--- flow/config.mk ---
export PLATFORM = sky130hd
export DESIGN_NAME = TPU
export DESIGN_NICKNAME = TPU
export VERILOG_FILES = /design/flow/design.v
export SDC_FILE = /design/flow/constraint.sdc
export NUM_CORES = 4
export LEC_CHECK = 0
export ABC_AREA = 1
export CAP_MARGIN = 20
export CELL_PAD_IN_SITES_GLOBAL_PLACEMENT = 3
export CORE_ASPECT_RATIO = 1.11
export CORE_MARGIN = 3
export CORE_UTILIZATION = 40
export CTS_CLUSTER_DIAMETER = 52
export CTS_CLUSTER_SIZE = 48
export HOLD_SLACK_MARGIN = -0.03
export MAX_ROUTING_LAYER = met4
export PLACE_DENSITY_LB_ADDON = 0.25
export SETUP_SLACK_MARGIN = 0.7
export SLEW_MARGIN = 20
export TNS_END_PERCENT = 10
--- flow/design.v ---
module PE(
    rst_n,
    in_valid,
    clk,
    up_in,
    left_in,
    right_out,
    down_out,
    result_out
);
input clk;
input rst_n;
input [7:0] up_in, left_in;
input in_valid;
output reg [7:0] right_out, down_out;
output reg [31:0] result_out;
always @(posedge clk or negedge rst_n) begin
    if(!rst_n) begin
        result_out <= 0;
        right_out <= 0;
        down_out <= 0;
    end
    else if(in_valid) begin
        result_out <= 0;
        right_out <= 0;
        down_out <= 0;
    end
    else begin
        result_out <= result_out + up_in * left_in;
        right_out <= left_in;
        down_out <= up_in;
    end
end
endmodule
module buffer (
    input clk,
    input rst_n,
    input in_valid,
    input [31:0] data_in,
    output reg [31:0] data_out
);
reg [7:0] r1_temp1;
reg [7:0] r2_temp1, r2_temp2;
reg [7:0] r3_temp1, r3_temp2, r3_temp3;
always @(posedge clk or negedge rst_n) begin
    if (!rst_n) begin
        data_out <= 32'b0;
        r1_temp1 <= 8'b0;
        r2_temp1 <= 8'b0;
        r2_temp2 <= 8'b0;
        r3_temp1 <= 8'b0;
        r3_temp2 <= 8'b0;
        r3_temp3 <= 8'b0;
    end 
    else if(in_valid) begin
        data_out <= 32'b0;
        r1_temp1 <= 8'b0;
        r2_temp1 <= 8'b0;
        r2_temp2 <= 8'b0;
        r3_temp1 <= 8'b0;
        r3_temp2 <= 8'b0;
        r3_temp3 <= 8'b0;
    end
    else begin
        r1_temp1 <= data_in[23:16];
        r2_temp1 <= r2_temp2;
        r2_temp2 <= data_in[15:8];
        r3_temp1 <= r3_temp2;
        r3_temp2 <= r3_temp3;
        r3_temp3 <= data_in[7:0];
        data_out <= {data_in[31:24], r1_temp1, r2_temp1, r3_temp1};
    end
end 
endmodule
module systolic_array(
    rst_n,
    in_valid,
    clk,
    in_a,
    in_b,
    out_c_r1,
    out_c_r2,
    out_c_r3,
    out_c_r4
);
input rst_n;
input in_valid;
input clk;
input [31:0] in_a;
input [31:0] in_b;
output [127:0] out_c_r1; 
output [127:0] out_c_r2;
output [127:0] out_c_r3;
output [127:0] out_c_r4;
wire [7:0] vertical_wire[4:0][3:0]; 
wire [7:0] horizontal_wire[3:0][4:0];  
wire [31:0] c_wire[3:0][3:0]; 
assign vertical_wire[0][0] = in_b[31:24];  
assign vertical_wire[0][1] = in_b[23:16];  
assign vertical_wire[0][2] = in_b[15:8];  
assign vertical_wire[0][3] = in_b[7:0];   
assign horizontal_wire[0][0] = in_a[31:24];  
assign horizontal_wire[1][0] = in_a[23:16];  
assign horizontal_wire[2][0] = in_a[15:8];   
assign horizontal_wire[3][0] = in_a[7:0];    
genvar i,j;
generate
    for(i=0;i<4;i=i+1) begin:ROW
        for(j=0;j<4;j=j+1) begin:COL
            PE pe(
                .rst_n(rst_n),
                .in_valid(in_valid),
                .clk(clk),
                .up_in(vertical_wire[i][j]),
                .left_in(horizontal_wire[i][j]),
                .right_out(horizontal_wire[i][j+1]),
                .down_out(vertical_wire[i+1][j]),
                .result_out(c_wire[i][j])
            );
        end
    end
endgenerate
assign out_c_r1 = {c_wire[0][0], c_wire[0][1], c_wire[0][2], c_wire[0][3]};
assign out_c_r2 = {c_wire[1][0], c_wire[1][1], c_wire[1][2], c_wire[1][3]};
assign out_c_r3 = {c_wire[2][0], c_wire[2][1], c_wire[2][2], c_wire[2][3]};
assign out_c_r4 = {c_wire[3][0], c_wire[3][1], c_wire[3][2], c_wire[3][3]};
endmodule
module TPU(
    clk,
    rst_n,
    in_valid,
    K,
    M,
    N,
    busy,
    A_wr_en,
    A_index,
    A_data_in,
    A_data_out,
    B_wr_en,
    B_index,
    B_data_in,
    B_data_out,
    C_wr_en,
    C_index,
    C_data_in,
    C_data_out
);
input clk;
input rst_n;
input            in_valid;
input [7:0]      K;
input [7:0]      M;
input [7:0]      N;
output reg       busy;
output reg          A_wr_en;
output reg [15:0]   A_index;
output     [31:0]   A_data_in;
input  [31:0]       A_data_out;
output reg          B_wr_en;
output reg [15:0]   B_index;
output     [31:0]   B_data_in;
input  [31:0]       B_data_out;
output reg          C_wr_en;
output reg [15:0]   C_index;
output reg [127:0]  C_data_in;
input  [127:0]      C_data_out;
assign A_data_in = 32'd0;
assign B_data_in = 32'd0;
reg [31:0] A_buffer_in, B_buffer_in;
reg [31:0] A_buffer_out, B_buffer_out;
wire [127:0] c_out[3:0];
buffer weight_buffer_A (
    .clk(clk),
    .rst_n(rst_n),
    .in_valid(in_valid),
    .data_in(A_buffer_in),
    .data_out(A_buffer_out)
);
buffer input_buffer_B (
    .clk(clk),
    .rst_n(rst_n),
    .in_valid(in_valid),
    .data_in(B_buffer_in),
    .data_out(B_buffer_out)
);
reg sa_valid;
systolic_array SA (
    .rst_n(rst_n),
    .in_valid(sa_valid),
    .clk(clk),
    .in_a(A_buffer_out),
    .in_b(B_buffer_out),
    .out_c_r1(c_out[0]),
    .out_c_r2(c_out[1]),
    .out_c_r3(c_out[2]),
    .out_c_r4(c_out[3])
);
reg [7:0] M_reg, N_reg, K_reg;
reg [7:0] tile_m, tile_n, tile_k;
reg [7:0] max_tile_m, max_tile_n, max_tile_k;
wire [127:0] c_row0 = c_out[0];
wire [127:0] c_row1 = c_out[1];
wire [127:0] c_row2 = c_out[2];
wire [127:0] c_row3 = c_out[3];
integer i, j;
localparam IDLE = 3'd0;
localparam LOAD = 3'd1;
localparam CALC = 3'd2;
localparam WRITEBACK = 3'd3;
localparam DONE = 3'd4;
reg [3:0] state, next_state;
reg [7:0] load_cnt, calc_cnt, wb_cnt;
reg [15:0] A_addr, B_addr, C_addr;
always @(*) begin
    if(tile_k == max_tile_k - 1) begin
        if(tile_k * 4 + load_cnt > K_reg) begin
            A_addr = (((tile_m * K_reg) + K_reg)) ;
            B_addr = (((tile_n * K_reg) + K_reg));
        end
        else begin
            A_addr = (((tile_m * K_reg) + (tile_k * 4))) + load_cnt;
            B_addr = (((tile_n * K_reg) + (tile_k * 4))) + load_cnt;
        end
    end
    else begin
        A_addr = (((tile_m * K_reg) + (tile_k * 4))) + load_cnt;
        B_addr = (((tile_n * K_reg) + (tile_k * 4))) + load_cnt;
    end
    C_addr = ((tile_n * M_reg) + (tile_m * 4)) + wb_cnt;
end
reg [15:0] next_tile_m, next_tile_n;
always @(*) begin
    if(tile_n < max_tile_n - 1) begin
        next_tile_n = tile_n + 1;
        next_tile_m = tile_m;
    end
    else begin
        next_tile_n = 0;
        if(tile_m < max_tile_m - 1) begin
            next_tile_m = tile_m + 1;
        end
        else begin
            next_tile_m = 0;
        end
    end
end
always @(posedge clk or negedge rst_n) begin
    if(!rst_n) begin
        M_reg <= 0;
        N_reg <= 0;
        K_reg <= 0;
        max_tile_m <= 0;
        max_tile_n <= 0; 
        max_tile_k <= 0;
        tile_k <= 0;
    end
    else if(in_valid) begin
        M_reg <= M;
        N_reg <= N;
        K_reg <= K;
        max_tile_m <= (M + 3) >> 2;  
        max_tile_n <= (N + 3) >> 2; 
        max_tile_k <= (K + 3) >> 2; 
        tile_k <= 0;
    end
end
always @(*) begin
    case(state)
        IDLE: begin
            if(in_valid)
                next_state = LOAD;
            else
                next_state = IDLE;
        end
        LOAD: begin
            if(load_cnt > K_reg || tile_k * 4 + load_cnt > K_reg) 
                next_state = CALC;
            else
                next_state = LOAD;
        end
        CALC: begin
            if(calc_cnt == 7)
                next_state = WRITEBACK;    
            else
                next_state = CALC;
        end
        WRITEBACK: begin
            if(wb_cnt > 3 || tile_m * 4 + wb_cnt >= M_reg) begin
                if(tile_n < max_tile_n - 1 || tile_m < max_tile_m - 1)
                    next_state = LOAD;
                else
                    next_state = DONE;
            end
            else
                next_state = WRITEBACK;
        end
        DONE: begin
            next_state = IDLE;
        end
        default: next_state = IDLE;
    endcase
end
always @(posedge clk or negedge rst_n) begin
    if(!rst_n) begin
        busy <= 0;
        A_wr_en <= 0;
        B_wr_en <= 0;
        C_wr_en <= 0;
        A_index <= 0;
        B_index <= 0;
        C_index <= 0;
        load_cnt <= 0;
        calc_cnt <= 0;
        wb_cnt <= 0;
        sa_valid <= 0;
        tile_m <= 0;
        tile_n <= 0;
        state <= IDLE;
    end
    else begin
        state <= next_state;
        case(state)
            IDLE: begin
                if(in_valid) begin
                    busy <= 1;
                    load_cnt <= 0;
                    calc_cnt <= 0;
                    wb_cnt <= 0;
                    sa_valid <= 1;
                end
                else begin
                    busy <= 0;
                end
                A_buffer_in <= 0;
                B_buffer_in <= 0;
                C_wr_en <= 0;
            end
            LOAD: begin
                A_index <= A_addr;
                B_index <= B_addr;
                sa_valid <= 0;
                if(tile_k * 4 + load_cnt > K_reg) begin
                    A_buffer_in <= 0; 
                    B_buffer_in <= 0;
                end
                else if(load_cnt == 0) begin
                    A_buffer_in <= 0; 
                    B_buffer_in <= 0;
                end
                else begin
                    A_buffer_in <= A_data_out;
                    B_buffer_in <= B_data_out;
                end
                if(load_cnt > K_reg) begin
                    load_cnt <= 0;
                end
                else begin
                    load_cnt <= load_cnt + 1;
                end
            end
            CALC: begin
                A_buffer_in <= 0;
                B_buffer_in <= 0;
                if(calc_cnt == 7) begin
                    calc_cnt <= 0;
                end
                else begin
                    calc_cnt <= calc_cnt + 1;
                end
            end
            WRITEBACK: begin
                if(wb_cnt <= 3 && tile_m * 4 + wb_cnt < M_reg) begin
                    C_wr_en <= 1;
                    C_index <= C_addr;
                    C_data_in <= c_out[wb_cnt];
                    wb_cnt <= wb_cnt + 1;
                end
                else begin
                    C_wr_en <= 0;
                    sa_valid <= 1;
                    tile_m <= next_tile_m;
                    tile_n <= next_tile_n;
                    wb_cnt <= 0;
                end
            end
            DONE: begin
                busy <= 0;
                C_wr_en <= 0;
            end
        endcase
        if(in_valid) begin
            tile_m <= 0;
            tile_n <= 0;
        end
    end
end
endmodule
--- flow/constraint.sdc ---
create_clock -name core_clock -period 6.5 [get_ports {clk}]
set_input_delay 1.3000 -clock core_clock [delete_from_list [all_inputs] [get_ports {clk}]]
set_output_delay 1.3000 -clock core_clock [all_outputs]
set_load 0.01 [all_outputs]
--- flow/run.sh ---
#!/bin/bash
# the make line also repeats each setting of config.mk as NAME=value (left out here)
make -C /OpenROAD-flow-scripts/flow DESIGN_CONFIG=/design/flow/config.mk WORK_HOME=/design/flow/orfs CLKGATE_MAP_FILE= finish
==> results of run 1 <==
-- final cells by class --
class / instances / area (um2)
Multi-Input combinational cell: 8168 / 59300
Timing Repair Buffer: 325 / 3290
Clock buffer: 220 / 5100
Inverter: 3634 / 13700
Tap cell: 3500 / 4380
Antenna cell: 15 / 37.5
Fill cell: 26700 / 145000
Clock inverter: 128 / 1470
Sequential cell: 1189 / 30700
-- through the flow --
| stage | setup slack (ns) | area, um2 | total power, mW |
|---|---|---|---|
| 3_5_place_dp | 1.31 | 111000 | 22.8 |
| 3_3_place_gp | 1.37 | 111000 | 22.7 |
| 5_1_grt | 1.03 | 118000 | 35.8 |
| 6_report | 1.29 | 118000 | 33.1 |
| 2_1_floorplan | 1.51 | 106000 | 18.5 |
| 4_1_cts | 1.28 | 118000 | 33.7 |
-- metal layers --
| layer | vias to the layer above | part of all wire |
|---|---|---|
| met5 | - | 0 |
| met4 | 0 | 0.035 |
| met3 | 477 | 0.039 |
| met1 | 40000 | 0.44 |
| met2 | 1533 | 0.49 |
| li1 | 40300 | - |
==> impl_metrics.ini, run 1 <==
; flow metrics
[sta]
slew_headroom = 0.228
max_freq_ghz = 0.192
clock_skew_ns = 0.0720
hold_viol = 0
tns_ns = 0
worstMarginPinSlew_ns = 1.16
rsz0062_at_grt = no
fin_crit_ns = 5.21
worst_hold_slack_ns = 0.451
slew_viol_final = 0
period_used_share = 0.802
setup_violations = 0

[power_and_ir_drop]
power_leader = combinational logic
cellPowerDensity_mw_per_mm2 = 281
ir_drop_mv = 0.204
seq_power_share = 0.319
pwr-share-comb = 0.361
intPower_mw = 19.5
pg_comb_mw = 12.0
power_switching_mw = 13.6
p_sw_frac = 0.412
p_leak_nw = 65.2
pg_seq_mw = 10.6
p_clk_frac = 0.320
clock_power_mw = 10.6

[setup_path]
crit_start = SA.ROW[0].COL[0].pe.right_out[0]$_DFF_PN0_
crit_cells = 20
cp-endpoint = SA.ROW[0].COL[1].pe.result_out[27]$_DFF_PN0_
cp_num_buf_inv = 3
critPathMaxStageDelay_ns = 0.85
worstPathRequired_ns = 7.23
worstPathArrival_ns = 5.94
crit_type = flop to flop
start_kind = flop
crit_fanout = 11
cpMaxStageDelayCell = dfrtp_1
r2r_cells = 20
r2r_start = SA.ROW[0].COL[0].pe.right_out[0]$_DFF_PN0_
r2r-end = SA.ROW[0].COL[1].pe.result_out[27]$_DFF_PN0_
critical_path.cell_chain = nand2_1, fa_1, inv_1, fa_1, inv_1, fa_1, fa_1, inv_1, ha_1, nand3_1, nand2_1, nand3_1, nand2_1, nand2_1, nand2_1, nand2_1, nor2_1, nand2_1, nand2_1, nor2_1
timing.critical_path.to_type = flop
worst_path_most_repeated_cell = nand2_1
r2r_slack_ns = 1.29
cpLargestDelayFamily = adder cells

[clocking]
htree_levels = 4
cts_buffer_depth = 4
cts_tree = yes
cts_buffers = 192
post-cts-setup-buffers = 0
clk_pin_slew_ns = 0.07
post_cts_resized = 0
ctsHoldBuffers = 0
clock_sinks = 1189
cts_root_buf = clkbuf_16
clk_latency_ns = 0.89

[grt]
grt_use_met2 = 0.406
grt-busiest-layer = met2
antenna_found_initial = 10
grt_pass1_wl_um = 499000
grt_overflow = 0
met3_usage = 0.0267
grt_util_all_layers = 0.242
first_global_vias = 85700
grtUsageMet1 = 0.307
grt_max_degree = 159

[drt]
antenna_left = 0
viasPerCell = 4.79
drtPass1Iterations = 5
totalWireLength_um = 316000
drc = 0
drtIter0Drc = 4577
dr_total_vias = 82300
wire_per_inst_um = 18.4

[yosys]
yosysTopAreaCellShare = 0.236
ys_sh_xor = 0.0128
ys_top_cells_by_area = dfrtp_1, fa_1, inv_1, ha_1, nand2_1
yosys.area_share.adder = 0.287
yosys_most_used_dff = dfrtp_1
syn_area_mm2 = 0.106
mux_area_frac = 0
most_common_cell = inv_1
yosys_area_mm2 = 0.106
yosysWarnings = 4
aoi_share = 0.0769
enable_flop_cells = 192
ys_cells = 13500
ys_seq_share = 0.290
top_logic_kind = adder cells
ys_sh_simple = 0.180
largest_area_cell = dfrtp_1
netlist_top_cells_count = inv_1, nand2_1, nor2_1, dfrtp_1, fa_1
syn_avg_cell_area_um2 = 7.84
syn_inst = 13500
synth_cell_type_count = 59
synth_flops = 1189
asyncSetResetFlopFracSynth = 0.839

[die]
die_h_um = 548
floorplan.rows = 198
fp_util = 0.403
core_mm2 = 0.263
die_w_um = 494
die_area_mm2 = 0.271
io_pins = 463

[job]
warnings = 192
cap_violations = 0

[finish]
fin_cells = 17200
area_growth_pct = 11.5
nets = 15600
final_util = 0.449

[min_path]
holdCritPathClass = flop to flop
hold_path.startpoint = A_buffer_in[2]$_SDFFCE_PP0P_
hold_path_end = weight_buffer_A.r3_temp3[2]$_DFF_PN0_
whs_path_depth = 2

[placed_design]
io_buffers = 268
routabilityCongestion = 0.888
dp.cells = 16800
dpl.hpwl_um = 246000

[status]
status = complete, no violations
==> inputs of run 2 (changes only) <==
- CAP_MARGIN: 20 -> 25
- CELL_PAD_IN_SITES_GLOBAL_PLACEMENT: 3 -> not set
- CORE_ASPECT_RATIO: 1.11 -> 0.76
- CORE_MARGIN: 3 -> 2
- CORE_UTILIZATION: 40 -> 47
- CTS_CLUSTER_DIAMETER: 52 -> not set
- CTS_CLUSTER_SIZE: 48 -> not set
- GPL_ROUTABILITY_DRIVEN: not set -> 1
- GPL_TIMING_DRIVEN: not set -> 0
- HOLD_SLACK_MARGIN: -0.03 -> not set
- MAX_ROUTING_LAYER: met4 -> met5
- MIN_ROUTING_LAYER: not set -> met1
- PLACE_DENSITY_LB_ADDON: 0.25 -> 0.19
- SETUP_SLACK_MARGIN: 0.7 -> not set
- SLEW_MARGIN: 20 -> 5
- TNS_END_PERCENT: 10 -> 25
- clock period: 6.5 -> 5.36 ns (I/O delays scaled with it)
==> impl_metrics.ini, run 2 <==
; flow metrics
[sta]
period_used_share = 0.965
slew_viol_final = 0
fin_crit_ns = 5.17
worstMarginPinSlew_ns = 1.12
hold_viol = 0
setup_violations = 0
rsz0062_at_grt = yes
fin_ws_ns = 0.186
max_freq_ghz = 0.193
tns_ns = 0
clock_skew_ns = 0.0762
slew_headroom = 0.251

[power_and_ir_drop]
pg_comb_mw = 16.9
pg_seq_mw = 12.0
power_switching_mw = 16.8
intPower_mw = 22.4
ir_drop_mv = 0.273
clock_power_mw = 10.3
p_leak_nw = 65.5
pwr-share-comb = 0.431
p_sw_frac = 0.429
cellPowerDensity_mw_per_mm2 = 331
power_leader = combinational logic
seq_power_share = 0.306
p_clk_frac = 0.263

[clocking]
clk_latency_ns = 0.85
cts_root_buf = clkbuf_16
clock_sinks = 1189
cts_tree = yes
cts_buffer_depth = 4
clk_pin_slew_ns = 0.06
cts_buffers = 145
ctsHoldBuffers = 0
htree_levels = 4

[drt]
drc = 0
dr_total_vias = 85800
wire_per_inst_um = 19.1
drtIter0Drc = 7988
viasPerCell = 5.02
drtPass1Iterations = 8
antenna_left = 0
totalWireLength_um = 326000

[yosys]
syn_inst = 13500
most_common_cell = inv_1
mux_area_frac = 0
syn_avg_cell_area_um2 = 7.84
ys_sh_xor = 0.0128
synth_flops = 1189
yosys.area_share.adder = 0.287
ys_top_cells_by_area = dfrtp_1, fa_1, inv_1, ha_1, nand2_1
largest_area_cell = dfrtp_1
ys_sh_simple = 0.180
yosysTopAreaCellShare = 0.236
asyncSetResetFlopFracSynth = 0.839
yosysWarnings = 4
aoi_share = 0.0769
enable_flop_cells = 192
netlist_top_cells_count = inv_1, nand2_1, nor2_1, dfrtp_1, fa_1
synth_cell_type_count = 59
ys_cells = 13500
yosys_area_mm2 = 0.106
yosys_most_used_dff = dfrtp_1
ys_seq_share = 0.290
top_logic_kind = adder cells
syn_area_mm2 = 0.106

[setup_path]
crit_fanout = 9
crit_start = SA.ROW[0].COL[1].pe.right_out[0]$_DFF_PN0_
r2r_cells = 20
cp-endpoint = SA.ROW[0].COL[2].pe.result_out[31]$_DFF_PN0_
cpLargestDelayFamily = adder cells
cp_num_buf_inv = 4
r2r-end = SA.ROW[0].COL[2].pe.result_out[31]$_DFF_PN0_
crit_cells = 20
cpMaxStageDelayCell = clkbuf_1
critical_path.cell_chain = clkbuf_1, nand2_1, fa_1, inv_1, fa_1, inv_1, fa_1, fa_1, inv_1, ha_1, nand3_1, nand2_1, nand2_1, nand2_1, nand2_1, nand2_2, nand3b_1, nand2_1, nand2_1, nor2_1
crit_type = flop to flop
r2r_start = SA.ROW[0].COL[1].pe.right_out[0]$_DFF_PN0_
worst_path_most_repeated_cell = nand2_1
critPathMaxStageDelay_ns = 0.66
start_kind = flop
timing.critical_path.to_type = flop
worstPathArrival_ns = 5.91
worstPathRequired_ns = 6.10
r2r_slack_ns = 0.19

[placed_design]
dpl.hpwl_um = 262000
place_ws_ns = -0.578
routabilityCongestion = 0.956
io_buffers = 268

[die]
floorplan.rows = 151
die_h_um = 418
die_area_mm2 = 0.229
io_pins = 463
fp_util = 0.474
core_mm2 = 0.223
die_w_um = 548

[grt]
grt_util_all_layers = 0.287
grt_overflow = 0
grt_max_degree = 152
antenna_found_initial = 20
first_global_vias = 82600
grt_pass1_wl_um = 501000

[min_path]
holdCritPathClass = input port to async pin

[finish]
fillers = 21600
nets = 16100
area_growth_pct = 11.6

[status]
status = complete, no violations

[job]
cap_violations = 0
warnings = 181
## run 2: per-stage QoR
| stage | total power [mW] | hold slack [ns] | area (um2) | instances | utilization |
|---|---|---|---|---|---|
| after global routing | 41.9 | 0.179 | 118000 | 17100 | 0.529 |
| after detailed placement | 28.7 | 0.444 | 113000 | 16800 | 0.506 |
| after CTS | 39.2 | 0.139 | 118000 | 17100 | 0.528 |
| after floorplan | 22.4 | 0.434 | 106000 | 13600 | - |
| after global placement | 28.6 | 0.437 | 112000 | 16800 | 0.504 |
| final | 39.1 | 0.156 | 118000 | 17100 | 0.529 |
## run 2: layout make-up
cell class / instances / area, um2 / share of cell area
inverter: 3634 / 13600 / 0.116
tap: 2983 / 3730 / 0.0316
buffer: 559 / 2560 / 0.0217
multi-input combinational: 8168 / 59200 / 0.502
sequential: 1189 / 30700 / 0.260
clock buffer: 190 / 4080 / 0.0346
antenna: 3 / 7.51 / 0.0000636
timing repair buffer: 302 / 3330 / 0.0282
clock inverter: 62 / 752 / 0.00637
## run 2: what timing repair did
item / 4_1_cts / 5_1_grt
setup buffers: 0 / 0
gates resized: 21 / 51
endpoints found under the setup margin: 26 / 37
## run 2: layer usage
| layer | up-vias | track usage | part of all wire |
|---|---|---|---|
| met1 | 41100 | 0.433 | 0.46 |
| met4 | 8 | 0.0733 | 0.027 |
| met5 | - | 0 | 0.00018 |
| li1 | 41200 | - | - |
| met2 | 2996 | 0.412 | 0.41 |
| met3 | 403 | 0.0692 | 0.096 |
==> inputs of run 3 (changes only) <==
- ABC_AREA: 1 -> not set
- CAP_MARGIN: 25 -> 10
- CORE_ASPECT_RATIO: 0.76 -> 0.87
- CORE_UTILIZATION: 47 -> 70
- CTS_CLUSTER_DIAMETER: not set -> 397
- CTS_CLUSTER_SIZE: not set -> 25
- GPL_ROUTABILITY_DRIVEN: 1 -> not set
- GPL_TIMING_DRIVEN: 0 -> not set
- HOLD_SLACK_MARGIN: not set -> 0.27
- MAX_ROUTING_LAYER: met5 -> not set
- MIN_ROUTING_LAYER: met1 -> not set
- PLACE_DENSITY_LB_ADDON: 0.19 -> not set
- SETUP_SLACK_MARGIN: not set -> 0.92
- SLEW_MARGIN: 5 -> 20
- TNS_END_PERCENT: 25 -> 5
- clock period: 5.36 -> 3.44 ns (I/O delays scaled with it)
==> impl_metrics.ini, run 3 <==
; flow metrics
[die]
fp_util = 0.706
io_pins = 463
core_mm2 = 0.140
die_area_mm2 = 0.144
die_h_um = 355
die_w_um = 407
floorplan.rows = 128

[power_and_ir_drop]
cellPowerDensity_mw_per_mm2 = 455
power_switching_mw = 21.5
pg_comb_mw = 27.1
clock_power_mw = 7.73
intPower_mw = 32.5
pg_seq_mw = 19.2
p_leak_nw = 61.8
pwr-share-comb = 0.502
ir_drop_mv = 1.07
p_sw_frac = 0.399
power_leader = combinational logic
p_clk_frac = 0.143
seq_power_share = 0.355

[drt]
wl_met1_um = 109000
drtIter0Drc = 7659
top_layer_used = met5
drtPass1Iterations = 13
wire_per_inst_um = 20.0
dr_total_vias = 78400
totalWireLength_um = 272000
viasPerCell = 5.76
drc = 0
wl_met3_um = 22200
dr_wl_met2_um = 131000
antenna_left = 0

[clocking]
clk_pin_slew_ns = 0.11
cts_buffer_depth = 3
clock_sinks = 1189
cts_root_buf = clkbuf_16
cts_buffers = 53
clk_latency_ns = 0.74
htree_levels = 2
cts_tree = yes

[yosys]
netlist_top_cells_count = inv_1, dfrtp_1, fa_1, ha_1, nand2_1
ys_cells = 10200
largest_area_cell = dfrtp_1
ys_seq_share = 0.310
most_common_cell = inv_1
synth_cell_type_count = 81
ys_sh_xor = 0.0330
top_logic_kind = adder cells
yosysTopAreaCellShare = 0.252
syn_area_mm2 = 0.0990
syn_avg_cell_area_um2 = 9.67
yosysWarnings = 4
syn_inst = 10200
ys_sh_simple = 0.161
ys_top_cells_by_area = dfrtp_1, fa_1, ha_1, inv_1, edfxtp_1
synth_flops = 1189
mux_area_frac = 0.0175
yosys_most_used_dff = dfrtp_1
yosys_area_mm2 = 0.0990
enable_flop_cells = 192
asyncSetResetFlopFracSynth = 0.839
yosys.area_share.adder = 0.307
aoi_share = 0.0786

[job]
warnings = 192
cap_violations = 0

[grt]
grt_max_degree = 177
grt_overflow = 0
grt_pass1_wl_um = 426000
first_global_vias = 81200
antenna_found_initial = 16
grt_util_all_layers = 0.370

[setup_path]
worstPathRequired_ns = 4.06
critical_path.cell_chain = buf_6, buf_12, buf_6, nand2_2, fa_2, buf_4, inv_1, fa_1, inv_2, fa_1, fa_1, inv_1, ha_1, o21ai_0, nor2_1, o31a_1, nor4_2, nor3_2, buf_4, nor3_1, xnor2_1, mux2_2
r2r-end = B_index[12]$_DFFE_PN0P_
crit_cells = 22
crit_start = tile_n[2]$_DFFE_PN0P_
worstPathArrival_ns = 5.71
worst_path_most_repeated_cell = fa_1
r2r_slack_ns = -1.64
critPathMaxStageDelay_ns = 0.56
r2r_start = tile_n[2]$_DFFE_PN0P_
cp-endpoint = B_index[12]$_DFFE_PN0P_
cp_num_buf_inv = 8
cpLargestDelayFamily = adder cells
cpMaxStageDelayCell = fa_1
start_kind = flop
crit_fanout = 5
r2r_cells = 22
timing.critical_path.to_type = flop
crit_type = flop to flop

[sta]
setup_violations = 664
max_freq_ghz = 0.197
fin_crit_ns = 5.08
worstMarginPinSlew_ns = 1.22
slew_headroom = 0.186
clock_skew_ns = 0.0291
period_used_share = 1.48
slew_viol_final = 0
tns_ns = -512.06
fin_ws_ns = -1.64
rsz0062_at_grt = yes
hold_viol = 0

[placed_design]
placed_cell_area_mm2 = 0.113
dpl.hpwl_um = 205000
io_buffers = 268
routabilityCongestion = 0.952

[finish]
area_growth_pct = 20.0
final_area_mm2 = 0.119
nets = 13800

[min_path]
hold_path_end = max_tile_n[2]$_DFFE_PN0P_
hold_path.startpoint = in_valid
holdCritPathClass = input port to flop
whs_path_depth = 2

[status]
violations = negative setup slack
status = failed layout checks
## run 3: area by class of cell
class,count,area (um2)
Fill cell,7811,21300
Multi-Input combinational cell,6722,62100
Inverter,2026,7600
Tap cell,1885,2360
Clock buffer,79,1420
Timing Repair Buffer,1705,14300
Clock inverter,4,57.6
Antenna cell,9,22.5
Sequential cell,1189,30900
## run 3: per-layer routing
metal / vias to the layer above / global-route usage
met5: - / 0
met2: 3461 / 0.608
met4: 14 / 0.123
li1: 35100 / -
met3: 681 / 0.0575
met1: 39100 / 0.508
## run 3: what timing repair did
item	CTS	global route
hold endpoints to repair	106	0
resized	377	483
pin swaps	148	195
gates cloned	1	1
setup buffers	88	64
hold buffers	1	0
endpoints found under the setup margin	752	770
## run 3: metrics by stage
step | instances | utilization | hold slack, ns | power (mW) | setup slack [ns]
3_5_place_dp | 13400 | 0.806 | 0.409 | 43.5 | -1.75
2_1_floorplan | 10300 | - | 0.392 | 32.4 | -1.64
5_1_grt | 13600 | 0.848 | 0.410 | 57.7 | -1.85
3_3_place_gp | 13400 | 0.806 | 0.410 | 42.1 | -1.61
4_1_cts | 13500 | 0.831 | 0.358 | 52.1 | -1.65
6_report | 13600 | 0.848 | 0.397 | 54.0 | -1.64
==> inputs of run 4 (changes only) <==
- ABC_AREA: not set -> 1
- CAP_MARGIN: 10 -> 20
- CORE_ASPECT_RATIO: 0.87 -> 0.86
- CORE_UTILIZATION: 70 -> 72
- CTS_CLUSTER_DIAMETER: 397 -> not set
- CTS_CLUSTER_SIZE: 25 -> 46
- GPL_ROUTABILITY_DRIVEN: not set -> 1
- MAX_ROUTING_LAYER: not set -> met5
- MIN_ROUTING_LAYER: not set -> met1
- PLACE_DENSITY: not set -> 0.66
- SETUP_SLACK_MARGIN: 0.92 -> -0.33
- SLEW_MARGIN: 20 -> 5
- TNS_END_PERCENT: 5 -> 75
- clock period: 3.44 -> 3.23 ns (I/O delays scaled with it)
==> impl_metrics.ini, run 4 <==
; implementation run metrics
[yosys]
largest_area_cell = dfrtp_1
ys_sh_xor = 0.0128
asyncSetResetFlopFracSynth = 0.839
most_common_cell = inv_1
syn_avg_cell_area_um2 = 7.84
top_logic_kind = adder cells
syn_area_mm2 = 0.106
netlist_top_cells_count = inv_1, nand2_1, nor2_1, dfrtp_1, fa_1
yosys_area_mm2 = 0.106
enable_flop_cells = 192
yosys.area_share.adder = 0.287
yosysWarnings = 4
ys_sh_simple = 0.180
ys_top_cells_by_area = dfrtp_1, fa_1, inv_1, ha_1, nand2_1
yosysTopAreaCellShare = 0.236
synth_flops = 1189
ys_cells = 13500
ys_seq_share = 0.290
syn_inst = 13500
aoi_share = 0.0769
mux_area_frac = 0
synth_cell_type_count = 59
yosys_most_used_dff = dfrtp_1

[grt]
grt_overflow = 288
grt_util_all_layers = 0.763

[die]
floorplan.rows = 130
die_area_mm2 = 0.150
die_h_um = 359
fp_util = 0.725
io_pins = 463
core_mm2 = 0.146
die_w_um = 417

[placed_design]
place_ws_ns = -1.20
dp.cells = 16400
dpl.hpwl_um = 258000
routabilityCongestion = 1.01
io_buffers = 268

[clocking]
cts_root_buf = clkbuf_16
htree_levels = 4
clock_sinks = 1189
cts_buffer_depth = 3
cts_buffers = 132

[status]
status = stopped before the end
error = [ERROR GRT-0116] Global routing finished with congestion. Check the congestion regions in the DRC Viewer.
lastStage = global routing
[run 4: metrics by stage]
stage                     hold slack [ns]  cell area (um2)
after floorplan                     0.350           111000
after CTS                           0.290           134000
after detailed placement            0.448           122000
after global placement              0.435           122000
[run 4: timing repair]
action / in CTS
pin swaps: 564
buffers inserted: 309
hold buffers: 2
hold endpoints to repair: 423
resized: 1439
gates cloned: 4
setup endpoints to repair: 469
[run 4: metal layers]
layer  overflow  GRT usage
met5          0      0.391
met4        141      0.731
met3          7      0.600
met2        136      0.931
met1          4      0.770
==> inputs of run 5 (changes only) <==
- ABC_AREA: 1 -> not set
- CORE_ASPECT_RATIO: 0.86 -> not set
- CORE_UTILIZATION: 72 -> 68
- CTS_CLUSTER_SIZE: 46 -> 25
- GPL_ROUTABILITY_DRIVEN: 1 -> not set
- MAX_ROUTING_LAYER: met5 -> not set
- MIN_ROUTING_LAYER: met1 -> not set
- PLACE_DENSITY: 0.66 -> not set
- SETUP_SLACK_MARGIN: -0.33 -> 1.17
- SLEW_MARGIN: 5 -> 20
- TNS_END_PERCENT: 75 -> not set
- clock period: 3.23 -> 3.92 ns (I/O delays scaled with it)
==> impl_metrics.ini, run 5 <==
; flow metrics
[grt]
met3_usage = 0.0605
grt_max_degree = 173
grtUsageMet1 = 0.480
antenna_found_initial = 7
grt_use_met2 = 0.637
grt_overflow = 0
grt_util_all_layers = 0.380
grt-busiest-layer = met2
first_global_vias = 84500
grt_pass1_wl_um = 443000

[drt]
dr_total_vias = 80600
viasPerCell = 5.80
wire_per_inst_um = 21.1
drc = 0
drtPass1Iterations = 9
antenna_left = 0
totalWireLength_um = 294000
drtIter0Drc = 6996

[yosys]
largest_area_cell = dfrtp_1
asyncSetResetFlopFracSynth = 0.839
enable_flop_cells = 192
syn_area_mm2 = 0.0990
aoi_share = 0.0786
synth_cell_type_count = 81
netlist_top_cells_count = inv_1, dfrtp_1, fa_1, ha_1, nand2_1
ys_sh_simple = 0.161
most_common_cell = inv_1
yosys_area_mm2 = 0.0990
ys_top_cells_by_area = dfrtp_1, fa_1, ha_1, inv_1, edfxtp_1
yosysWarnings = 4
yosys.area_share.adder = 0.307
synth_flops = 1189
mux_area_frac = 0.0175
ys_sh_xor = 0.0330
syn_inst = 10200
top_logic_kind = adder cells
ys_cells = 10200
ys_seq_share = 0.310
yosysTopAreaCellShare = 0.252
syn_avg_cell_area_um2 = 9.67
yosys_most_used_dff = dfrtp_1

[die]
floorplan.rows = 140
io_pins = 463
die_area_mm2 = 0.149
die_w_um = 386
fp_util = 0.683
core_mm2 = 0.145
die_h_um = 386

[clocking]
clock_sinks = 1189
cts_buffer_depth = 3
clk_latency_ns = 0.83
cts_tree = yes
htree_levels = 4
cts_root_buf = clkbuf_16
cts_buffers = 138
clk_pin_slew_ns = 0.06

[sta]
hold_viol = 0
rsz0062_at_grt = yes
worstMarginPinSlew_ns = 1.07
fin_crit_ns = 5.14
fin_ws_ns = -1.22
slew_headroom = 0.287
max_freq_ghz = 0.195
clock_skew_ns = 0.0371
slew_viol_final = 0
period_used_share = 1.31
worst_hold_slack_ns = 0.423
setup_violations = 416
tns_ns = -241.47

[finish]
nets = 13900
area_growth_pct = 28.3
regArea_mm2 = 0.0310
comb_area_mm2 = 0.0656
fillers = 6987

[power_and_ir_drop]
power_leader = combinational logic
cellPowerDensity_mw_per_mm2 = 449
p_clk_frac = 0.245
ir_drop_mv = 1.20
p_sw_frac = 0.382
power_mw = 57.0
pg_seq_mw = 17.0
seq_power_share = 0.298
intPower_mw = 35.2
pwr-share-comb = 0.456
power_switching_mw = 21.8
p_leak_nw = 64.5
pg_comb_mw = 26.0
clock_power_mw = 14.0

[setup_path]
crit_type = flop to flop
crit_fanout = 5
r2r_slack_ns = -1.22
cp_num_buf_inv = 5
cp-endpoint = C_index[15]$_DFFE_PN0P_
start_kind = flop
r2r-end = C_index[15]$_DFFE_PN0P_
cpLargestDelayFamily = adder cells
worst_path_most_repeated_cell = fa_1
critPathMaxStageDelay_ns = 0.52
r2r_cells = 20
worstPathArrival_ns = 5.80
timing.critical_path.to_type = flop
crit_start = tile_n[4]$_DFFE_PN0P_
crit_cells = 20
r2r_start = tile_n[4]$_DFFE_PN0P_
cpMaxStageDelayCell = fa_1
critical_path.cell_chain = buf_6, buf_4, and2_4, fa_1, inv_1, fa_1, inv_1, fa_1, fa_1, ha_1, ha_2, buf_4, nor3_1, nor2_1, o211a_1, o21a_1, o21a_1, o41ai_2, xnor2_1, o21ai_1
worstPathRequired_ns = 4.58

[status]
violations = negative setup slack
status = failed layout checks

[min_path]
whs_path_depth = 2
holdCritPathClass = input port to flop
hold_path.startpoint = in_valid
hold_path_end = max_tile_m[1]$_DFFE_PN0P_

[placed_design]
io_buffers = 268
place_ws_ns = -1.21
routabilityCongestion = 0.949
dpl.hpwl_um = 202000

[job]
cap_violations = 0
warnings = 182
## run 5: area by class of cell
| type | instances | share of cell area |
|---|---|---|
| antenna | 2 | 0.0000394 |
| inverter | 2026 | 0.0599 |
| clock buffer | 186 | 0.0309 |
| timing repair buffer | 1783 | 0.122 |
| multi-input combinational | 6725 | 0.516 |
| sequential | 1189 | 0.244 |
| clock inverter | 70 | 0.00755 |
| tap | 1917 | 0.0189 |
## run 5: stage by stage
stage               cells  area (um2)  utilization
floorplan           10300      103000            -
finish              13900      127000        0.876
detailed placement  13300      115000        0.791
global route        13900      127000        0.876
CTS                 13800      124000        0.855
global placement    13300      115000        0.791
## run 5: repair_timing
item | CTS | global route
buffers inserted | 235 | 132
endpoints found under the setup margin | 740 | 746
resized | 709 | 474
endpoints found under the hold margin | 45 | 0
hold buffers | 1 | 0
gates cloned | 6 | 2
pin swaps | 358 | 301
## run 5: routing by layer
layer,wire length (um),part of all wire
met1,111000,0.38
met2,144000,0.49
met3,21300,0.073
met4,17000,0.058
met5,55,0.00019
==> inputs of run 6 (changes only) <==
- CORE_ASPECT_RATIO: not set -> 0.76
- CORE_UTILIZATION: 68 -> 65
- CTS_CLUSTER_SIZE: 25 -> not set
- GPL_ROUTABILITY_DRIVEN: not set -> 1
- HOLD_SLACK_MARGIN: 0.27 -> not set
- MAX_ROUTING_LAYER: not set -> met4
- MIN_ROUTING_LAYER: not set -> met1
- PLACE_DENSITY_LB_ADDON: not set -> 0.02
- SETUP_SLACK_MARGIN: 1.17 -> 1.45
- SLEW_MARGIN: 20 -> 5
- TNS_END_PERCENT: not set -> 5
- clock period: 3.92 -> 6.2 ns (I/O delays scaled with it)
==> impl_metrics.ini, run 6 <==
; flow metrics
[yosys]
enable_flop_cells = 192
syn_inst = 10200
yosys.area_share.adder = 0.307
yosysTopAreaCellShare = 0.252
ys_sh_xor = 0.0330
yosysWarnings = 4
largest_area_cell = dfrtp_1
ys_top_cells_by_area = dfrtp_1, fa_1, ha_1, inv_1, edfxtp_1
yosys_most_used_dff = dfrtp_1
ys_sh_simple = 0.161
synth_flops = 1189
mux_area_frac = 0.0175
ys_seq_share = 0.310
syn_area_mm2 = 0.0990
aoi_share = 0.0786
yosys_area_mm2 = 0.0990
asyncSetResetFlopFracSynth = 0.839
syn_avg_cell_area_um2 = 9.67
top_logic_kind = adder cells
ys_cells = 10200
netlist_top_cells_count = inv_1, dfrtp_1, fa_1, ha_1, nand2_1
most_common_cell = inv_1
synth_cell_type_count = 81

[setup_path]
r2r_start = tile_n[1]$_DFFE_PN0P_
cpLargestDelayFamily = adder cells
r2r_cells = 19
crit_type = flop to flop
cp_num_buf_inv = 4
r2r-end = C_index[15]$_DFFE_PN0P_
crit_fanout = 3
r2r_slack_ns = 1.08
critPathMaxStageDelay_ns = 0.57
start_kind = flop
crit_start = tile_n[1]$_DFFE_PN0P_
worst_path_most_repeated_cell = fa_1
worstPathRequired_ns = 6.87
cpMaxStageDelayCell = fa_1
worstPathArrival_ns = 5.79
crit_cells = 19
cp-endpoint = C_index[15]$_DFFE_PN0P_
timing.critical_path.to_type = flop
critical_path.cell_chain = and2_4, fa_2, fa_1, inv_2, fa_1, inv_1, fa_1, inv_1, fa_1, inv_2, ha_4, o21a_1, o31a_1, o211a_1, o21a_1, o21a_1, o41ai_2, xnor2_1, o21ai_1

[die]
core_mm2 = 0.151
io_pins = 463
fp_util = 0.657
floorplan.rows = 124
die_area_mm2 = 0.155
die_h_um = 344
die_w_um = 452

[finish]
fillers = 11100
area_growth_pct = 11.4
nets = 12600
final_area_mm2 = 0.110

[clocking]
clk_latency_ns = 0.80
clk_pin_slew_ns = 0.07
cts_buffer_depth = 3
clock_sinks = 1189
cts_tree = yes
cts_root_buf = clkbuf_16
ctsHoldBuffers = 0
cts_buffers = 131
htree_levels = 4

[grt]
grt_pass1_wl_um = 394000
grt_overflow = 0
antenna_found_initial = 7
first_global_vias = 72500
grt_util_all_layers = 0.333
grt_max_degree = 208

[drt]
drc = 0
drtIter0Drc = 6175
wire_per_inst_um = 19.7
dr_total_vias = 71400
antenna_left = 0
drtPass1Iterations = 10
totalWireLength_um = 249000
viasPerCell = 5.64

[sta]
worstMarginPinSlew_ns = 1.11
max_freq_ghz = 0.195
fin_crit_ns = 5.12
setup_violations = 0
clock_skew_ns = 0.0322
fin_ws_ns = 1.08
tns_ns = 0
rsz0062_at_grt = yes
slew_headroom = 0.262
hold_viol = 0
period_used_share = 0.826
slew_viol_final = 0

[placed_design]
place_ws_ns = 0.722
dpl.hpwl_um = 189000
placed_cell_area_mm2 = 0.104
routabilityCongestion = 0.935
io_buffers = 268

[power_and_ir_drop]
pg_comb_mw = 10.9
ir_drop_mv = 0.330
pwr-share-comb = 0.365
clock_power_mw = 8.07
seq_power_share = 0.365
pg_seq_mw = 10.9
cellPowerDensity_mw_per_mm2 = 271
p_leak_nw = 56.5
power_switching_mw = 11.4
power_leader = sequential cells
p_clk_frac = 0.270
intPower_mw = 18.4
p_sw_frac = 0.382

[status]
status = complete, no violations

[job]
cap_violations = 0
warnings = 180

[min_path]
holdCritPathClass = input port to async pin
[run 6: layout make-up]
cell class	count	area, um2	area share
flip-flops and latches	1189	30900	0.280
clock inverters	63	682	0.00618
diodes	2	5.00	0.0000454
multi-input cells	6722	60400	0.548
inverters	2026	7630	0.0692
well taps	2016	2520	0.0229
repair buffers	467	4470	0.0406
clock buffers	178	3680	0.0334
[run 6: routing by layer]
metal | vias up | GRT usage | wire (um)
met5 | - | - | 0
met4 | 0 | 0.0923 | 6630
met3 | 350 | 0.0687 | 20300
met2 | 2401 | 0.490 | 112000
met1 | 35800 | 0.471 | 111000
li1 | 32900 | - | -
[run 6: what timing repair did]
action | in CTS | in global routing
hold endpoints to repair | 0 | 0
endpoints found under the setup margin | 270 | 326
gates resized | 115 | 275
cloned | 1 | 1
setup buffers | 53 | 70
pin swaps | 39 | 75
[run 6: stage by stage]
stage / total power [mW] / instances / utilization / hold slack [ns]
after global placement: 20.9 / 12300 / 0.687 / 0.427
after floorplan: 18.0 / 10300 / - / 0.397
final: 29.9 / 12700 / 0.731 / 0.388
after global routing: 32.0 / 12700 / 0.731 / 0.383
after CTS: 29.6 / 12600 / 0.722 / 0.345
after detailed placement: 21.4 / 12300 / 0.687 / 0.426
==> inputs of run 7 (changes only) <==
- ABC_AREA: not set -> 1
- CELL_PAD_IN_SITES_GLOBAL_PLACEMENT: not set -> 0
- CORE_ASPECT_RATIO: 0.76 -> not set
- CORE_UTILIZATION: 65 -> 40
- CTS_CLUSTER_DIAMETER: not set -> 218
- CTS_CLUSTER_SIZE: not set -> 16
- GPL_ROUTABILITY_DRIVEN: 1 -> 0
- GPL_TIMING_DRIVEN: not set -> 1
- HOLD_SLACK_MARGIN: not set -> 0.1
- MAX_ROUTING_LAYER: met4 -> not set
- MIN_ROUTING_LAYER: met1 -> not set
- PLACE_DENSITY: not set -> 0.6
- PLACE_DENSITY_LB_ADDON: 0.02 -> not set
- SETUP_SLACK_MARGIN: 1.45 -> not set
- SLEW_MARGIN: 5 -> 15
- TNS_END_PERCENT: 5 -> not set
- clock period: 6.2 -> 6.5 ns (I/O delays scaled with it)
==> impl_metrics.ini, run 7 <==
; flow metrics
[clocking]
clk_pin_slew_ns = 0.10
cts_root_buf = clkbuf_16
cts_buffer_depth = 3
htree_levels = 3
ctsHoldBuffers = 0
cts_buffers = 84
cts_tree = yes
clock_sinks = 1189
post-cts-setup-buffers = 0
clk_latency_ns = 0.78
post_cts_resized = 0

[sta]
clock_skew_ns = 0.0584
period_used_share = 0.799
fin_crit_ns = 5.20
slew_viol_final = 0
worstMarginPinSlew_ns = 1.12
slew_headroom = 0.247
tns_ns = 0
rsz0062_at_grt = no
setup_violations = 0
hold_viol = 0
max_freq_ghz = 0.192

[power_and_ir_drop]
p_leak_nw = 63.1
cellPowerDensity_mw_per_mm2 = 244
pwr-share-comb = 0.424
intPower_mw = 15.7
seq_power_share = 0.378
pg_comb_mw = 11.8
clock_power_mw = 5.50
power_leader = combinational logic
p_clk_frac = 0.198
ir_drop_mv = 0.256
power_switching_mw = 12.1
pg_seq_mw = 10.5
p_sw_frac = 0.436

[yosys]
ys_sh_simple = 0.180
ys_sh_xor = 0.0128
ys_seq_share = 0.290
yosys_area_mm2 = 0.106
aoi_share = 0.0769
yosysWarnings = 4
top_logic_kind = adder cells
yosysTopAreaCellShare = 0.236
asyncSetResetFlopFracSynth = 0.839
synth_flops = 1189
mux_area_frac = 0
enable_flop_cells = 192
synth_cell_type_count = 59
ys_cells = 13500
syn_area_mm2 = 0.106
yosys_most_used_dff = dfrtp_1
largest_area_cell = dfrtp_1
ys_top_cells_by_area = dfrtp_1, fa_1, inv_1, ha_1, nand2_1
syn_avg_cell_area_um2 = 7.84
yosys.area_share.adder = 0.287
netlist_top_cells_count = inv_1, nand2_1, nor2_1, dfrtp_1, fa_1
most_common_cell = inv_1
syn_inst = 13500

[die]
die_area_mm2 = 0.269
io_pins = 463
die_h_um = 518
floorplan.rows = 188
core_mm2 = 0.263
die_w_um = 518
fp_util = 0.403

[drt]
drtPass1Iterations = 6
wire_per_inst_um = 16.7
drc = 0
wl_met1_um = 130000
totalWireLength_um = 283000
top_layer_used = met4
drtIter0Drc = 5711
dr_wl_met2_um = 132000
viasPerCell = 4.78
dr_total_vias = 81000
wl_met3_um = 13800
antenna_left = 0

[setup_path]
r2r_start = tile_n[5]$_DFFE_PN0P_
critical_path.cell_chain = nand2_1, fa_1, inv_1, fa_1, inv_1, fa_1, inv_1, fa_1, inv_1, fa_1, inv_1, ha_1, a21oi_1, o21ai_1, nand2_1, nand2_1, a21oi_1, xnor2_1, nand2_1, nand2_1
crit_type = flop to flop
cp_num_buf_inv = 5
r2r-end = C_index[11]$_DFFE_PN0P_
r2r_slack_ns = 1.30
cpMaxStageDelayCell = dfrtp_1
crit_start = tile_n[5]$_DFFE_PN0P_
critPathMaxStageDelay_ns = 0.98
timing.critical_path.to_type = flop
worstPathRequired_ns = 7.20
cp-endpoint = C_index[11]$_DFFE_PN0P_
crit_cells = 20
start_kind = flop
crit_fanout = 22
cpLargestDelayFamily = adder cells
worstPathArrival_ns = 5.90
r2r_cells = 20

[min_path]
hold_path_end = weight_buffer_A.data_out[12]$_DFF_PN0_
whs_path_depth = 2
holdCritPathClass = flop to flop
hold_path.startpoint = weight_buffer_A.r2_temp1[4]$_DFF_PN0_

[placed_design]
dpl.hpwl_um = 220000
io_buffers = 268
placed_cell_area_mm2 = 0.111

[finish]
final_area_mm2 = 0.114
fillers = 26600
comb_area_mm2 = 0.0592
regArea_mm2 = 0.0307
nets = 15400
area_growth_pct = 7.44

[grt]
grt_overflow = 0
antenna_found_initial = 4
first_global_vias = 80200
grt_max_degree = 159
grt_pass1_wl_um = 454000
grt_util_all_layers = 0.212

[job]
cap_violations = 0
warnings = 170

[status]
status = complete, no violations
[run 7: per-stage QoR]
| step | utilization | hold slack (ns) | cells | power, mW | worst slack, ns |
|---|---|---|---|---|---|
| after floorplan | - | 0.434 | 13600 | 18.5 | 0.226 |
| after global placement | 0.423 | 0.438 | 16800 | 22.3 | 1.30 |
| after detailed placement | 0.423 | 0.443 | 16800 | 22.5 | 1.32 |
| after CTS | 0.432 | 0.453 | 17000 | 28.1 | 1.29 |
| after global routing | 0.433 | 0.479 | 17000 | 30.2 | 1.01 |
| final | 0.433 | 0.448 | 17000 | 27.8 | 1.30 |
[run 7: per-layer routing]
metal,track usage,vias to the layer above
li1,-,39900
met1,0.294,38900
met2,0.349,1840
met3,0.0249,290
met4,0.0606,0
met5,0,-
[run 7: area by class of cell]
class | instances | share of cell area
sequential | 1189 | 0.270
antenna | 3 | 0.0000661
inverter | 3634 | 0.120
clock buffer | 123 | 0.0202
timing repair buffer | 316 | 0.0281
tap | 3515 | 0.0387
clock inverter | 7 | 0.00118
multi-input combinational | 8168 | 0.521
==> inputs of run 8 (changes only) <==
- ABC_AREA: 1 -> not set
- CELL_PAD_IN_SITES_GLOBAL_PLACEMENT: 0 -> not set
- CORE_UTILIZATION: 40 -> 70
- CTS_CLUSTER_DIAMETER: 218 -> not set
- CTS_CLUSTER_SIZE: 16 -> 75
- GPL_ROUTABILITY_DRIVEN: 0 -> not set
- GPL_TIMING_DRIVEN: 1 -> not set
- HOLD_SLACK_MARGIN: 0.1 -> not set
- PLACE_DENSITY: 0.6 -> not set
- PLACE_DENSITY_LB_ADDON: not set -> 0.02
- SETUP_SLACK_MARGIN: not set -> 0.92
- SLEW_MARGIN: 15 -> 20
- clock period: 6.5 -> 3.23 ns (I/O delays scaled with it)
==> impl_metrics.ini, run 8 <==
; flow metrics
[status]
status = failed layout checks
violations = negative setup slack

[placed_design]
io_buffers = 268
dpl.hpwl_um = 205000
routabilityCongestion = 0.979
placed_cell_area_mm2 = 0.116
place_ws_ns = -1.77

[yosys]
ys_sh_simple = 0.161
yosysWarnings = 4
yosys_area_mm2 = 0.0990
ys_sh_xor = 0.0330
mux_area_frac = 0.0175
yosys_most_used_dff = dfrtp_1
ys_cells = 10200
synth_flops = 1189
yosys.area_share.adder = 0.307
ys_seq_share = 0.310
netlist_top_cells_count = inv_1, dfrtp_1, fa_1, ha_1, nand2_1
syn_inst = 10200
asyncSetResetFlopFracSynth = 0.839
synth_cell_type_count = 81
ys_top_cells_by_area = dfrtp_1, fa_1, ha_1, inv_1, edfxtp_1
top_logic_kind = adder cells
yosysTopAreaCellShare = 0.252
most_common_cell = inv_1
syn_area_mm2 = 0.0990
enable_flop_cells = 192
syn_avg_cell_area_um2 = 9.67
largest_area_cell = dfrtp_1
aoi_share = 0.0786

[clocking]
cts_root_buf = clkbuf_16
clk_latency_ns = 0.87
cts_buffer_depth = 3
htree_levels = 4
cts_buffers = 140
cts_tree = yes
clk_pin_slew_ns = 0.06
clock_sinks = 1189

[setup_path]
cp-endpoint = SA.ROW[0].COL[3].pe.result_out[23]$_DFF_PN0_
r2r_start = input_buffer_B.data_out[5]$_DFF_PN0_
r2r-end = SA.ROW[0].COL[3].pe.result_out[23]$_DFF_PN0_
worstPathArrival_ns = 5.84
timing.critical_path.to_type = flop
worstPathRequired_ns = 3.88
crit_type = flop to flop
crit_fanout = 4
r2r_cells = 19
crit_cells = 19
cpMaxStageDelayCell = fa_1
worst_path_most_repeated_cell = fa_1
crit_start = input_buffer_B.data_out[5]$_DFF_PN0_
r2r_slack_ns = -1.96
critical_path.cell_chain = buf_6, nand2_4, fa_1, inv_2, fa_1, inv_1, fa_1, fa_1, inv_2, ha_4, o21a_1, o21ai_2, a21oi_4, buf_6, a41oi_4, a21o_1, buf_4, o21ai_1, a21oi_2
cp_num_buf_inv = 6
cpLargestDelayFamily = adder cells
critPathMaxStageDelay_ns = 0.54
start_kind = flop

[sta]
worstMarginPinSlew_ns = 1.27
slew_viol_final = 0
tns_ns = -762.77
fin_ws_ns = -1.96
clock_skew_ns = 0.0610
rsz0062_at_grt = yes
slew_headroom = 0.151
setup_violations = 687
hold_viol = 0
fin_crit_ns = 5.19
period_used_share = 1.61
max_freq_ghz = 0.193

[drt]
dr_total_vias = 90700
drc = 0
drtIter0Drc = 11900
viasPerCell = 6.45
totalWireLength_um = 371000
antenna_left = 0
drtPass1Iterations = 11
wire_per_inst_um = 26.3

[finish]
final_area_mm2 = 0.128
area_growth_pct = 29.7
final_util = 0.918
fillers = 5071
nets = 14100

[power_and_ir_drop]
pg_comb_mw = 35.2
cellPowerDensity_mw_per_mm2 = 574
p_leak_nw = 65.5
pg_seq_mw = 20.8
p_sw_frac = 0.406
clock_power_mw = 17.7
p_clk_frac = 0.240
power_leader = combinational logic
ir_drop_mv = 1.36
seq_power_share = 0.283
intPower_mw = 43.8
power_switching_mw = 30.0
pwr-share-comb = 0.478

[job]
warnings = 212
cap_violations = 0

[min_path]
hold_path.startpoint = in_valid
hold_path_end = max_tile_n[4]$_DFFE_PN0P_
whs_path_depth = 2
holdCritPathClass = input port to flop

[die]
die_area_mm2 = 0.144
die_h_um = 380
die_w_um = 380
floorplan.rows = 137
io_pins = 463
core_mm2 = 0.140
fp_util = 0.708

[grt]
grt_util_all_layers = 0.440
grt_max_degree = 171
grt_pass1_wl_um = 498000
grt_overflow = 0
antenna_found_initial = 22
first_global_vias = 92100
==> run 8: per-layer routing <==
metal | up-vias | GRT usage | part of all wire
met5 | - | 0 | 0.00053
met4 | 30 | 0.282 | 0.10
met3 | 3167 | 0.0965 | 0.12
met2 | 7851 | 0.730 | 0.46
met1 | 43600 | 0.520 | 0.32
li1 | 36000 | - | -
==> run 8: layout make-up <==
cell class | instances | area, um2 | area share
repair buffers | 1977 | 17200 | 0.134
well taps | 1876 | 2350 | 0.0183
clock buffers | 181 | 3870 | 0.0301
diodes | 14 | 35.0 | 0.000273
flip-flops and latches | 1189 | 31000 | 0.241
inverters | 2026 | 7610 | 0.0593
clock inverters | 79 | 1060 | 0.00825
multi-input cells | 6725 | 65400 | 0.509
==> run 8: what timing repair did <==
action	4_1_cts	5_1_grt
pin swaps	486	276
buffers inserted	296	117
gates cloned	8	0
hold endpoints to repair	9	0
hold buffers	1	0
resized	881	370
setup endpoints to repair	1060	1064
==> run 8: stage by stage <==
| step | hold slack [ns] | total power, mW | instances |
|---|---|---|---|
| global route | 0.350 | 76.3 | 14100 |
| floorplan | 0.350 | 36.5 | 10300 |
| global placement | 0.407 | 46.4 | 13400 |
| CTS | 0.296 | 67.7 | 13900 |
| finish | 0.326 | 73.8 | 14100 |
| detailed placement | 0.423 | 47.9 | 13400 |
==> inputs of run 9 (changes only) <==
- ABC_AREA: not set -> 1
- CORE_UTILIZATION: 70 -> 72
- CTS_CLUSTER_SIZE: 75 -> 98
- PLACE_DENSITY: not set -> 0.6
- PLACE_DENSITY_LB_ADDON: 0.02 -> not set
- SETUP_SLACK_MARGIN: 0.92 -> not set
- clock period: 3.23 -> 4.98 ns (I/O delays scaled with it)
==> impl_metrics.ini, run 9 <==
; flow metrics
[status]
status = complete, no violations

[drt]
antenna_left = 0
drtIter0Drc = 8948
drc = 0
viasPerCell = 5.70
drtPass1Iterations = 8
dr_total_vias = 88700
totalWireLength_um = 297000
wire_per_inst_um = 19.1

[clocking]
cts_buffers = 139
clock_sinks = 1189
cts_tree = yes
clk_pin_slew_ns = 0.06
htree_levels = 4
post_cts_resized = 0
clk_latency_ns = 0.81
post-cts-setup-buffers = 0
cts_root_buf = clkbuf_16
ctsHoldBuffers = 0
cts_buffer_depth = 3

[yosys]
yosys_most_used_dff = dfrtp_1
mux_area_frac = 0
yosys.area_share.adder = 0.287
syn_inst = 13500
asyncSetResetFlopFracSynth = 0.839
netlist_top_cells_count = inv_1, nand2_1, nor2_1, dfrtp_1, fa_1
ys_sh_simple = 0.180
aoi_share = 0.0769
most_common_cell = inv_1
enable_flop_cells = 192
syn_avg_cell_area_um2 = 7.84
synth_flops = 1189
ys_seq_share = 0.290
ys_cells = 13500
ys_top_cells_by_area = dfrtp_1, fa_1, inv_1, ha_1, nand2_1
yosys_area_mm2 = 0.106
top_logic_kind = adder cells
syn_area_mm2 = 0.106
yosysWarnings = 4
synth_cell_type_count = 59
yosysTopAreaCellShare = 0.236
largest_area_cell = dfrtp_1
ys_sh_xor = 0.0128

[grt]
antenna_found_initial = 7
grt_overflow = 0
first_global_vias = 91600
grt_pass1_wl_um = 475000
grt_max_degree = 177
grt_util_all_layers = 0.401

[setup_path]
cpLargestDelayFamily = adder cells
start_kind = flop
worstPathArrival_ns = 5.45
r2r_cells = 16
worstPathRequired_ns = 5.65
critical_path.cell_chain = nand2_1, fa_1, inv_1, fa_1, fa_1, fa_1, inv_1, fa_1, inv_1, ha_1, a21oi_1, o21ai_0, nand2_1, nand3_1, xor2_1, o21ai_1
r2r-end = C_index[14]$_DFFE_PN0P_
cpMaxStageDelayCell = dfrtp_1
crit_fanout = 14
worst_path_most_repeated_cell = fa_1
r2r_start = tile_n[7]$_DFFE_PN0P_
cp_num_buf_inv = 3
r2r_slack_ns = 0.20
cp-endpoint = C_index[14]$_DFFE_PN0P_
critPathMaxStageDelay_ns = 0.71
timing.critical_path.to_type = flop
crit_cells = 16
crit_start = tile_n[7]$_DFFE_PN0P_
crit_type = flop to flop

[die]
core_mm2 = 0.146
die_h_um = 387
die_w_um = 387
io_pins = 463
floorplan.rows = 140
die_area_mm2 = 0.150
fp_util = 0.726

[placed_design]
io_buffers = 268
dpl.hpwl_um = 226000
routabilityCongestion = 0.998
place_ws_ns = 0.202

[job]
cap_violations = 0
warnings = 185

[power_and_ir_drop]
p_clk_frac = 0.266
power_switching_mw = 16.9
pg_seq_mw = 13.7
intPower_mw = 23.7
clock_power_mw = 10.8
seq_power_share = 0.337
p_leak_nw = 64.6
p_sw_frac = 0.416
pg_comb_mw = 16.1
pwr-share-comb = 0.397
ir_drop_mv = 0.378
cellPowerDensity_mw_per_mm2 = 355
power_leader = combinational logic

[sta]
tns_ns = 0
setup_violations = 0
worstMarginPinSlew_ns = 1.04
period_used_share = 0.960
fin_crit_ns = 4.78
rsz0062_at_grt = no
clock_skew_ns = 0.0304
fin_ws_ns = 0.197
max_freq_ghz = 0.209
slew_viol_final = 0
worst_hold_slack_ns = 0.141
hold_viol = 0
slew_headroom = 0.308

[finish]
fillers = 9983
area_growth_pct = 8.34
nets = 15600

[min_path]
holdCritPathClass = input port to async pin
## run 9: layer usage
layer	track usage	vias up	part of all wire
met5	0	-	0.000077
met4	0.209	4	0.056
met3	0.0755	1027	0.090
met2	0.655	4455	0.47
met1	0.512	43000	0.38
li1	-	40300	-
## run 9: final cells by class
| class | count | area (um2) | area share |
|---|---|---|---|
| multi-input cells | 8168 | 59200 | 0.517 |
| flip-flops and latches | 1189 | 30700 | 0.268 |
| inverters | 3634 | 13700 | 0.119 |
| clock buffers | 184 | 3920 | 0.0342 |
| repair buffers | 390 | 3830 | 0.0334 |
| well taps | 1917 | 2400 | 0.0209 |
| clock inverters | 69 | 816 | 0.00712 |
| diodes | 3 | 7.51 | 0.0000655 |
## run 9: per-stage QoR
stage	power [mW]	area [um2]	cells	util
floorplan	24.1	106000	13600	-
global placement	28.5	110000	15300	0.753
detailed placement	29.5	110000	15300	0.753
CTS	40.4	115000	15500	0.786
global route	43.2	115000	15600	0.786
finish	40.6	115000	15600	0.786
==> inputs of run 10 (changes only) <==
- CORE_ASPECT_RATIO: not set -> 0.76
- CTS_CLUSTER_SIZE: 98 -> 46
- GPL_ROUTABILITY_DRIVEN: not set -> 1
- MAX_ROUTING_LAYER: not set -> met5
- MIN_ROUTING_LAYER: not set -> met1
- PLACE_DENSITY: 0.6 -> 0.67
- SETUP_SLACK_MARGIN: not set -> 0.24
- SLEW_MARGIN: 20 -> 5
- TNS_END_PERCENT: not set -> 75
- clock period: 4.98 -> 3.23 ns (I/O delays scaled with it)
==> impl_metrics.ini, run 10 <==
; implementation run metrics
[status]
status = stopped before the end
lastStage = global routing
error = [ERROR GRT-0232] Routing congestion too high. Check the congestion heatmap in the GUI.

[die]
fp_util = 0.726
floorplan.rows = 122
die_area_mm2 = 0.150
die_w_um = 444
core_mm2 = 0.146
io_pins = 463
die_h_um = 338

[yosys]
largest_area_cell = dfrtp_1
aoi_share = 0.0769
syn_avg_cell_area_um2 = 7.84
yosys.area_share.adder = 0.287
top_logic_kind = adder cells
ys_sh_xor = 0.0128
synth_cell_type_count = 59
ys_sh_simple = 0.180
asyncSetResetFlopFracSynth = 0.839
enable_flop_cells = 192
ys_top_cells_by_area = dfrtp_1, fa_1, inv_1, ha_1, nand2_1
syn_area_mm2 = 0.106
most_common_cell = inv_1
yosysWarnings = 4
mux_area_frac = 0
yosys_area_mm2 = 0.106
netlist_top_cells_count = inv_1, nand2_1, nor2_1, dfrtp_1, fa_1
synth_flops = 1189
yosysTopAreaCellShare = 0.236
ys_cells = 13500
ys_seq_share = 0.290
yosys_most_used_dff = dfrtp_1
syn_inst = 13500

[clocking]
htree_levels = 4
cts_buffers = 131
cts_root_buf = clkbuf_16
clock_sinks = 1189
cts_buffer_depth = 3

[placed_design]
io_buffers = 268
place_ws_ns = -1.24
dpl.hpwl_um = 259000
routabilityCongestion = 0.995
placed_cell_area_mm2 = 0.122
dp.cells = 16500

[grt]
grt_util_all_layers = 0.782
grt_overflow = 326
[run 10: layer usage]
metal  GRT usage  overflow
met3       0.665        25
met4       0.730       124
met5       0.419         1
met1       0.784        28
met2       0.930       148
[run 10: timing repair]
item,CTS
endpoints found under the hold margin,9
gates resized,1377
pin swaps,598
setup endpoints to repair,644
setup buffers,290
hold buffers,1
gates cloned,3
Power figures rest on the tool's default switching activity, not on a simulated workload.
